exp/umber:
==> flow/design.v (excerpt) <==
module riscv_cpu(
	input  rst,
	input  clk,
	output reg [31:0] PC,
	output Inst_Req_Valid,
	input Inst_Req_Ack,
	input  [31:0] Instruction,
	input Inst_Valid,
	output Inst_Ack,
	output [31:0] Address,
	output MemWrite,
	output [31:0] Write_data,
	output [3:0] Write_strb,
	output MemRead,
	input Mem_Req_Ack,
	input  [31:0] Read_data,
	input Read_data_Valid,
	output Read_data_Ack
);
Settings: LEC_CHECK=0, CAP_MARGIN=40, CELL_PAD_IN_SITES_DETAIL_PLACEMENT=2, CORE_ASPECT_RATIO=0.9, CORE_MARGIN=2, CORE_UTILIZATION=59, GPL_ROUTABILITY_DRIVEN=0, HOLD_SLACK_MARGIN=0.16, MAX_ROUTING_LAYER=met4, MIN_ROUTING_LAYER=met1, PLACE_DENSITY_LB_ADDON=0.07, SETUP_SLACK_MARGIN=0.53, SLEW_MARGIN=20, TNS_END_PERCENT=70; clock period 5.94 ns.
run.sh (not shown) runs the stock make flow with config.mk's settings and CLKGATE_MAP_FILE=.
exp/umber | ERROR | 3_5_place_dp
Input changes introduced in exp/xenon (baseline for comparison: exp/umber):
==> flow/config.mk <==
export PLATFORM = sky130hd
export DESIGN_NAME = riscv_cpu
export DESIGN_NICKNAME = riscv_cpu
export VERILOG_FILES = /design/flow/design.v
export SDC_FILE = /design/flow/constraint.sdc
export NUM_CORES = 4
export LEC_CHECK = 0
export CAP_MARGIN = 20
export CORE_MARGIN = 2
export CORE_UTILIZATION = 11
export SLEW_MARGIN = 20
==> flow/constraint.sdc <==
create_clock -name core_clock -period 10.6 [get_ports {clk}]
set_input_delay 2.1200 -clock core_clock [delete_from_list [all_inputs] [get_ports {clk}]]
set_output_delay 2.1200 -clock core_clock [all_outputs]
set_load 0.01 [all_outputs]
==> comparison <==
Mapped cell area came out exactly the same in exp/xenon and exp/umber.
exp/xenon went all the way through synthesis, placement and routing and the layout is clean on timing, DRC and antenna.
Area fraction in full adders, half adders and majority gates: exp/umber vs exp/xenon identical
Between exp/umber and exp/xenon, chip width increased.
Looking at exp/xenon and exp/umber, the total cell area reported by yosys after synthesis is a wash.
exp/xenon gives more height of the chip than exp/umber did.
Area of the die: exp/xenon worse than exp/umber
[inputs] exp/violet vs exp/xenon
--- a/flow/config.mk
+++ b/flow/config.mk
@@ -10 +10 @@
-export CORE_UTILIZATION = 11
+export CORE_UTILIZATION = 40
==> flow/constraint.sdc <==
create_clock -name core_clock -period 5.92 [get_ports {clk}]
set_input_delay 1.1840 -clock core_clock [delete_from_list [all_inputs] [get_ports {clk}]]
set_output_delay 1.1840 -clock core_clock [all_outputs]
set_load 0.01 [all_outputs]
Results
From exp/xenon to exp/violet the numbers moved as follows: number of pins with negative max-slew slack in the final report held; layout overhead on the synthesized area went down 1.1 points; die area went down about 70%. Total of cells resized after clock tree synthesis ends up lower on exp/xenon. On proportion of cell area occupied by registers, the higher figure sits with exp/violet, not exp/xenon. Final cell area: exp/violet below exp/xenon. In exp/violet, the sum of met3 wire segment lengths after detailed routing came out about 26% below the value in exp/xenon. Power share of the combinational group: exp/violet vs exp/xenon up 4.6 points. Between exp/xenon and exp/violet, the flow reports routed wire length decreasing slightly. For exp/xenon, the critical path capture point was PC[4], unlike exp/violet, where it was PC[16]. exp/violet: worst setup slack 2.28 ns below exp/xenon. Final clock period utilization by the worst path (exp/violet over exp/xenon): increase, 26 points. In exp/violet the implementation completed, yet the final layout does not meet the checks, the culprit being negative setup slack.
Modified inputs, exp/amber compared to exp/violet
==> flow/constraint.sdc <==
create_clock -name core_clock -period 8.04 [get_ports {clk}]
set_input_delay 1.6080 -clock core_clock [delete_from_list [all_inputs] [get_ports {clk}]]
set_output_delay 1.6080 -clock core_clock [all_outputs]
set_load 0.01 [all_outputs]
- Taking exp/violet as the reference point, the top fanout value on the critical path of exp/amber rises by 22.
- Via count of the first global-routing pass ended up 2724 lower on exp/amber than on exp/violet.
- Taking exp/violet as the reference, in exp/amber routed wire length moved down, number of buffers added for setup after CTS down 11, synthesis-to-layout area growth went down by 8.4 points.
- From the logs: exp/amber reached the end of the flow and failed the layout checks with antenna violations.
- Combinational power was lower in exp/amber than in exp/violet.
The inputs of exp/maple differ from those of exp/amber as listed below.
--- a/flow/config.mk
+++ b/flow/config.mk
@@ -10 +10,2 @@
-export CORE_UTILIZATION = 40
+export CORE_UTILIZATION = 59
+export SETUP_SLACK_MARGIN = 1.49
==> flow/constraint.sdc <==
create_clock -name core_clock -period 5.72 [get_ports {clk}]
set_input_delay 1.1440 -clock core_clock [delete_from_list [all_inputs] [get_ports {clk}]]
set_output_delay 1.1440 -clock core_clock [all_outputs]
set_load 0.01 [all_outputs]
==> comparison <==
- Across exp/amber and exp/maple, no clean finish was achieved.
- Layout checks on exp/amber: not met. Flow itself completed; violations: antenna violations.
- Lower cell count after placement among exp/maple and exp/amber: exp/maple
- Going from exp/amber to exp/maple, the final setup slack of the worst path was found to have gone down by 1.24 ns.
- Count of clock buffers in the final design (higher): exp/amber
- The higher worst slack at placement came out of exp/amber.
- Re synthesized cell count: no difference whatsoever between exp/maple and exp/amber.
- Compared with exp/amber, exp/maple shows proportion of final cell area spent on non-clock buffers higher by 7.1 points.
- For maximum number of pins on one net before global-route repair, dividing the value from exp/maple by the value from exp/amber gives 0.78.
- Delta (exp/maple minus exp/amber): maximum frequency went up about 17%; wire length went up 7.4%.

========
riscv_cpu again, from the RTL that the note above started with.
export LEC_CHECK = 0
export ABC_AREA = 1
export CAP_MARGIN = 20
export CORE_MARGIN = 2
export CORE_UTILIZATION = 72
export CTS_CLUSTER_DIAMETER = 394
export CTS_CLUSTER_SIZE = 98
export SLEW_MARGIN = 20
export TNS_END_PERCENT = 5
create_clock -name core_clock -period 2.71 [get_ports {clk}]
The baseline aborted during 5_1_grt, error GRT-0232.
Rerun with:
==> flow/config.mk (replaced) <==
export PLATFORM = sky130hd
export DESIGN_NAME = riscv_cpu
export DESIGN_NICKNAME = riscv_cpu
export VERILOG_FILES = /design/flow/design.v
export SDC_FILE = /design/flow/constraint.sdc
export NUM_CORES = 4
export LEC_CHECK = 0
export CAP_MARGIN = 20
export CORE_MARGIN = 2
export CORE_UTILIZATION = 31
export SLEW_MARGIN = 20
==> flow/constraint.sdc (replaced) <==
create_clock -name core_clock -period 8.04 [get_ports {clk}]
set_input_delay 1.6080 -clock core_clock [delete_from_list [all_inputs] [get_ports {clk}]]
set_output_delay 1.6080 -clock core_clock [all_outputs]
set_load 0.01 [all_outputs]
What happened: With this change the flow completed without violations; area after synthesis came out lower by a few percent; die size came out higher by well over a third; synthesized cell count came out lower by well over a third.
Rerun with:
--- a/flow/config.mk
+++ b/flow/config.mk
@@ -6,6 +6,8 @@
 export NUM_CORES = 4
 export LEC_CHECK = 0
-export CAP_MARGIN = 20
+export ABC_AREA = 1
+export CAP_MARGIN = 30
 export CORE_MARGIN = 2
-export CORE_UTILIZATION = 31
+export CORE_UTILIZATION = 40
+export CTS_CLUSTER_SIZE = 14
 export SLEW_MARGIN = 20
==> flow/constraint.sdc (replaced) <==
create_clock -name core_clock -period 8.5 [get_ports {clk}]
set_input_delay 1.7000 -clock core_clock [delete_from_list [all_inputs] [get_ports {clk}]]
set_output_delay 1.7000 -clock core_clock [all_outputs]
set_load 0.01 [all_outputs]
The changed run went through all stages and came out clean.
Utilization came out higher by 9.6 points.
Power came out lower by 7.4%.
Die size came out lower by 20%.
Clock-buffer cell count came out higher by 4.
Rerun with:
--- a/flow/config.mk
+++ b/flow/config.mk
@@ -6,8 +6,6 @@
 export NUM_CORES = 4
 export LEC_CHECK = 0
-export ABC_AREA = 1
-export CAP_MARGIN = 30
+export CAP_MARGIN = 20
 export CORE_MARGIN = 2
 export CORE_UTILIZATION = 40
-export CTS_CLUSTER_SIZE = 14
 export SLEW_MARGIN = 20
Result:
- first-iteration DRC count came out lower by well over a third
- cell count came out lower by a quarter to a third
- die size came out lower by a few percent
- worst setup slack gets worse by 0.26 ns
- synthesized cell count came out lower by well over a third
- clock skew came out lower by 0.012 ns
- routed wire length came out lower by about a fifth
Rerun with:
--- a/flow/config.mk
+++ b/flow/config.mk
@@ -8,4 +8,6 @@
 export CAP_MARGIN = 20
 export CORE_MARGIN = 2
-export CORE_UTILIZATION = 40
+export CORE_UTILIZATION = 66
+export MAX_ROUTING_LAYER = met4
+export SETUP_SLACK_MARGIN = 0.83
 export SLEW_MARGIN = 20
==> flow/constraint.sdc (replaced) <==
create_clock -name core_clock -period 7.02 [get_ports {clk}]
set_input_delay 1.4040 -clock core_clock [delete_from_list [all_inputs] [get_ports {clk}]]
set_output_delay 1.4040 -clock core_clock [all_outputs]
set_load 0.01 [all_outputs]
What happened: This time the run aborted during 5_1_grt; area after synthesis does not change; die size went down by 39%; synthesized cell count is unchanged.
Power is estimated from default activity; no workload was simulated.
